==> inputs of v39 <==
==> flow/design.v <==
module adc_interface (
    input wire clk,
    input wire rst_n,
    input wire [11:0] adc_data,
    input wire adc_valid,
    output reg [11:0] voltage_fb,
    output reg data_ready
);
    always @(posedge clk or negedge rst_n) begin
        if (!rst_n) begin
            voltage_fb <= 12'd0;
            data_ready <= 1'b0;
        end else begin
            if (adc_valid) begin
                voltage_fb <= adc_data;
                data_ready <= 1'b1;
            end else begin
                data_ready <= 1'b0;
            end
        end
    end
endmodule
module pid_controller #(
    parameter DATA_WIDTH = 12,
    parameter KP = 16'd100,
    parameter KI = 16'd10,
    parameter KD = 16'd5,
    parameter SETPOINT = 12'd2048
)(
    input wire clk,
    input wire rst_n,
    input wire [DATA_WIDTH-1:0] feedback,
    input wire fb_valid,
    output reg [9:0] control_out,
    output reg out_valid
);
    reg signed [DATA_WIDTH:0] error;
    reg signed [DATA_WIDTH:0] prev_error;
    reg signed [31:0] integral;
    reg signed [DATA_WIDTH:0] derivative;
    reg signed [31:0] p_term, i_term, d_term;
    reg signed [31:0] pid_sum;
    always @(posedge clk or negedge rst_n) begin
        if (!rst_n) begin
            error <= 0;
            prev_error <= 0;
            integral <= 0;
            derivative <= 0;
            p_term <= 0;
            i_term <= 0;
            d_term <= 0;
            pid_sum <= 0;
            control_out <= 10'd512;
            out_valid <= 1'b0;
        end else if (fb_valid) begin
            error <= SETPOINT - feedback;
            prev_error <= error;
            if (integral + error > 32'sd100000)
                integral <= 32'sd100000;
            else if (integral + error < -32'sd100000)
                integral <= -32'sd100000;
            else
                integral <= integral + error;
            derivative <= error - prev_error;
            p_term <= ($signed({16'd0, KP}) * error) >>> 8;
            i_term <= ($signed({16'd0, KI}) * integral) >>> 16;
            d_term <= ($signed({16'd0, KD}) * derivative) >>> 8;
            pid_sum <= p_term + i_term + d_term + 32'sd512;
            if (pid_sum > 32'sd1023)
                control_out <= 10'd1023;
            else if (pid_sum < 32'sd0)
                control_out <= 10'd0;
            else
                control_out <= pid_sum[9:0];
            out_valid <= 1'b1;
        end else begin
            out_valid <= 1'b0;
        end
    end
endmodule
module pwm_generator #(
    parameter CLK_FREQ = 100_000_000,
    parameter PWM_FREQ = 100_000,
    parameter PWM_RESOLUTION = 10
)(
    input wire clk,
    input wire rst_n,
    input wire [PWM_RESOLUTION-1:0] duty_cycle,
    output reg pwm_out
);
    localparam COUNTER_MAX = CLK_FREQ / PWM_FREQ;
    reg [$clog2(COUNTER_MAX)-1:0] counter;
    reg [PWM_RESOLUTION-1:0] duty_reg;
    reg [PWM_RESOLUTION-1:0] compare_val;
    always @(posedge clk or negedge rst_n) begin
        if (!rst_n) begin
            counter <= 0;
            duty_reg <= 0;
            compare_val <= 0;
            pwm_out <= 1'b0;
        end else begin
            if (counter < COUNTER_MAX - 1) begin
                counter <= counter + 1;
            end else begin
                counter <= 0;
                duty_reg <= duty_cycle;
            end
            compare_val <= (duty_reg * COUNTER_MAX) >> PWM_RESOLUTION;
            pwm_out <= (counter < compare_val) ? 1'b1 : 1'b0;
        end
    end
endmodule
module buck_converter_top #(
    parameter CLK_FREQ = 100_000_000,
    parameter PWM_FREQ = 100_000,
    parameter V_REF = 12'd2048,
    parameter KP = 16'd100,
    parameter KI = 16'd10,
    parameter KD = 16'd5
)(
    input wire clk,
    input wire rst_n,
    input wire [11:0] adc_data,
    input wire adc_valid,
    output wire pwm_out,
    output wire [11:0] voltage_monitor,
    output wire [9:0] duty_cycle_monitor
);
    wire [11:0] voltage_fb;
    wire adc_ready;
    wire [9:0] duty_cycle;
    wire pid_valid;
    adc_interface adc_if (
        .clk(clk),
        .rst_n(rst_n),
        .adc_data(adc_data),
        .adc_valid(adc_valid),
        .voltage_fb(voltage_fb),
        .data_ready(adc_ready)
    );
    pid_controller #(
        .DATA_WIDTH(12),
        .KP(KP),
        .KI(KI),
        .KD(KD),
        .SETPOINT(V_REF)
    ) pid_ctrl (
        .clk(clk),
        .rst_n(rst_n),
        .feedback(voltage_fb),
        .fb_valid(adc_ready),
        .control_out(duty_cycle),
        .out_valid(pid_valid)
    );
    pwm_generator #(
        .CLK_FREQ(CLK_FREQ),
        .PWM_FREQ(PWM_FREQ),
        .PWM_RESOLUTION(10)
    ) pwm_gen (
        .clk(clk),
        .rst_n(rst_n),
        .duty_cycle(duty_cycle),
        .pwm_out(pwm_out)
    );
    assign voltage_monitor = voltage_fb;
    assign duty_cycle_monitor = duty_cycle;
endmodule
==> flow/run.sh <==
#!/bin/bash
# the make line also repeats each setting of config.mk as NAME=value (left out here)
make -C /OpenROAD-flow-scripts/flow DESIGN_CONFIG=/design/flow/config.mk WORK_HOME=/design/flow/orfs CLKGATE_MAP_FILE= finish
==> flow/config.mk <==
export PLATFORM = sky130hd
export DESIGN_NAME = buck_converter_top
export DESIGN_NICKNAME = buck_converter_top
export VERILOG_FILES = /design/flow/design.v
export SDC_FILE = /design/flow/constraint.sdc
export NUM_CORES = 4
export LEC_CHECK = 0
export ABC_AREA = 1
export CAP_MARGIN = 20
export CELL_PAD_IN_SITES_DETAIL_PLACEMENT = 0
export CELL_PAD_IN_SITES_GLOBAL_PLACEMENT = 0
export CORE_MARGIN = 10
export CORE_UTILIZATION = 45
export CTS_CLUSTER_DIAMETER = 218
export CTS_CLUSTER_SIZE = 98
export GPL_ROUTABILITY_DRIVEN = 0
export GPL_TIMING_DRIVEN = 0
export MAX_ROUTING_LAYER = met5
export PLACE_DENSITY_LB_ADDON = 0.2
export SETUP_SLACK_MARGIN = -0.29
export SLEW_MARGIN = 25
export TNS_END_PERCENT = 35
==> flow/constraint.sdc <==
create_clock -name core_clock -period 2.94 [get_ports {clk}]
set_input_delay 0.5880 -clock core_clock [delete_from_list [all_inputs] [get_ports {clk}]]
set_output_delay 0.5880 -clock core_clock [all_outputs]
set_load 0.01 [all_outputs]
==> v31: changes against v39 <==
==> flow/config.mk (replaced) <==
export PLATFORM = sky130hd
export DESIGN_NAME = buck_converter_top
export DESIGN_NICKNAME = buck_converter_top
export VERILOG_FILES = /design/flow/design.v
export SDC_FILE = /design/flow/constraint.sdc
export NUM_CORES = 4
export LEC_CHECK = 0
export ABC_AREA = 1
export CAP_MARGIN = 20
export CORE_MARGIN = 2
export CORE_UTILIZATION = 72
export SLEW_MARGIN = 20
==> flow/constraint.sdc (replaced) <==
create_clock -name core_clock -period 2.93 [get_ports {clk}]
set_input_delay 0.5860 -clock core_clock [delete_from_list [all_inputs] [get_ports {clk}]]
set_output_delay 0.5860 -clock core_clock [all_outputs]
set_load 0.01 [all_outputs]
==> comparison <==
v39 ran to the end with violations: setup timing. v31 ended with an error in 5_1_grt (GRT-0116).
In area after synthesis, v39 and v31 do not differ.
Die size: v39 is higher than v31 (about 80%).
Synthesized cell count is the same in v39 and v31.

* * *

==> 08-10 <==
// buck_converter_top: RTL as listed in full above, without the edits since
export LEC_CHECK = 0
export ABC_AREA = 0
export CAP_MARGIN = 30
export CELL_PAD_IN_SITES_DETAIL_PLACEMENT = 1
export CORE_ASPECT_RATIO = 1.36
export CORE_MARGIN = 2
export CORE_UTILIZATION = 28
export CTS_CLUSTER_DIAMETER = 230
export GPL_ROUTABILITY_DRIVEN = 1
export MAX_ROUTING_LAYER = met5
export MIN_ROUTING_LAYER = met2
export PLACE_DENSITY_LB_ADDON = 0.01
export SETUP_SLACK_MARGIN = 0.18
export SLEW_MARGIN = 20
create_clock -name core_clock -period 6.32 [get_ports {clk}]
run.sh (not shown) runs the stock make flow with config.mk's settings and CLKGATE_MAP_FILE=.
==> inputs of 07-23, as changes to 08-10 <==
ABC_AREA = default   (was 0)
CAP_MARGIN = 20   (was 30)
CELL_PAD_IN_SITES_DETAIL_PLACEMENT = default   (was 1)
CORE_ASPECT_RATIO = default   (was 1.36)
CORE_UTILIZATION = 72   (was 28)
CTS_CLUSTER_DIAMETER = 192   (was 230)
CTS_CLUSTER_SIZE = 96   (was default)
GPL_ROUTABILITY_DRIVEN = default   (was 1)
MAX_ROUTING_LAYER = default   (was met5)
MIN_ROUTING_LAYER = default   (was met2)
PLACE_DENSITY_LB_ADDON = default   (was 0.01)
SETUP_SLACK_MARGIN = default   (was 0.18)
==> flow/constraint.sdc (replaced) <==
create_clock -name core_clock -period 9.78 [get_ports {clk}]
set_input_delay 1.9560 -clock core_clock [delete_from_list [all_inputs] [get_ports {clk}]]
set_output_delay 1.9560 -clock core_clock [all_outputs]
set_load 0.01 [all_outputs]
==> inputs of 10-01, as changes to 08-10 <==
ABC_AREA = 1   (was 0)
CAP_MARGIN = 20   (was 30)
CELL_PAD_IN_SITES_DETAIL_PLACEMENT = default   (was 1)
CORE_ASPECT_RATIO = 0.69   (was 1.36)
CORE_UTILIZATION = 72   (was 28)
CTS_CLUSTER_DIAMETER = default   (was 230)
GPL_ROUTABILITY_DRIVEN = default   (was 1)
MAX_ROUTING_LAYER = default   (was met5)
MIN_ROUTING_LAYER = default   (was met2)
PLACE_DENSITY = 0.42   (was default)
PLACE_DENSITY_LB_ADDON = default   (was 0.01)
SETUP_SLACK_MARGIN = default   (was 0.18)
==> flow/constraint.sdc (replaced) <==
create_clock -name core_clock -period 3.97 [get_ports {clk}]
set_input_delay 0.7940 -clock core_clock [delete_from_list [all_inputs] [get_ports {clk}]]
set_output_delay 0.7940 -clock core_clock [all_outputs]
set_load 0.01 [all_outputs]
==> comparison table <==
|  | 10-01 | 07-23 | 08-10 |
|---|---|---|---|
| Iteration count of the initial detailed-routing pass | 6 | 6 | 5 |
| Worst hold-check slack | 0.470 ns | 0.482 ns | 0.488 ns |
| Reg-to-reg critical path endpoint | pwm_gen.compare_val[9]$_DFF_PN0_ | pid_ctrl.integral[5]$_DFFE_PN0P_ | pid_ctrl.integral[9]$_DFFE_PN0P_ |
| Avg WL per Cell | 18.8 um | 16.9 um | 18.8 um |
| Cell variety after synth | 48 | 80 | 80 |
| Worst Setup Slack post-DPL | -0.308 ns | 4.58 ns | 1.44 ns |
| Placeable Area | 0.0230 mm2 | 0.0217 mm2 | 0.0557 mm2 |
| Sequential cell area share | 25.9% | 28.4% | 27.4% |
| Die extent in x | 188 um | 152 um | 207 um |
| Count of tool warnings | 43 | 39 | 39 |
| Chip area in the Yosys report | 0.0169 mm2 | 0.0158 mm2 | 0.0158 mm2 |
| Logic share of the area | 58.1% | 59.8% | 57.7% |
| Highest clock frequency the design can meet | 0.229 GHz | 0.189 GHz | 0.206 GHz |
| Clk tree area frac | 3.21% | 3.66% | 3.49% |
| Cell Area, Synth | 0.0169 mm2 | 0.0158 mm2 | 0.0158 mm2 |
| Area used by multi-input combinational logic | 0.0108 mm2 | 0.0101 mm2 | 0.0101 mm2 |
| Most common cell in the netlist | nand2_1 | ha_1 | ha_1 |
| Flop area | 0.00481 mm2 | 0.00481 mm2 | 0.00481 mm2 |
| Met3 Routed Length | 5010 um | 1210 um | 15400 um |
| Placement row count | 46 | 54 | 101 |
| Run status | finished with violations | complete, no violations | complete, no violations |
| Layout check failures | negative setup slack | - | - |
| Transition time at the pin with the least slew margin | 1.08 ns | 1.08 ns | 0.999 ns |
| Total global routing track utilization | 39.7% | 29.7% | 24.0% |
| CP bufs+invs | 4 | 1 | 0 |
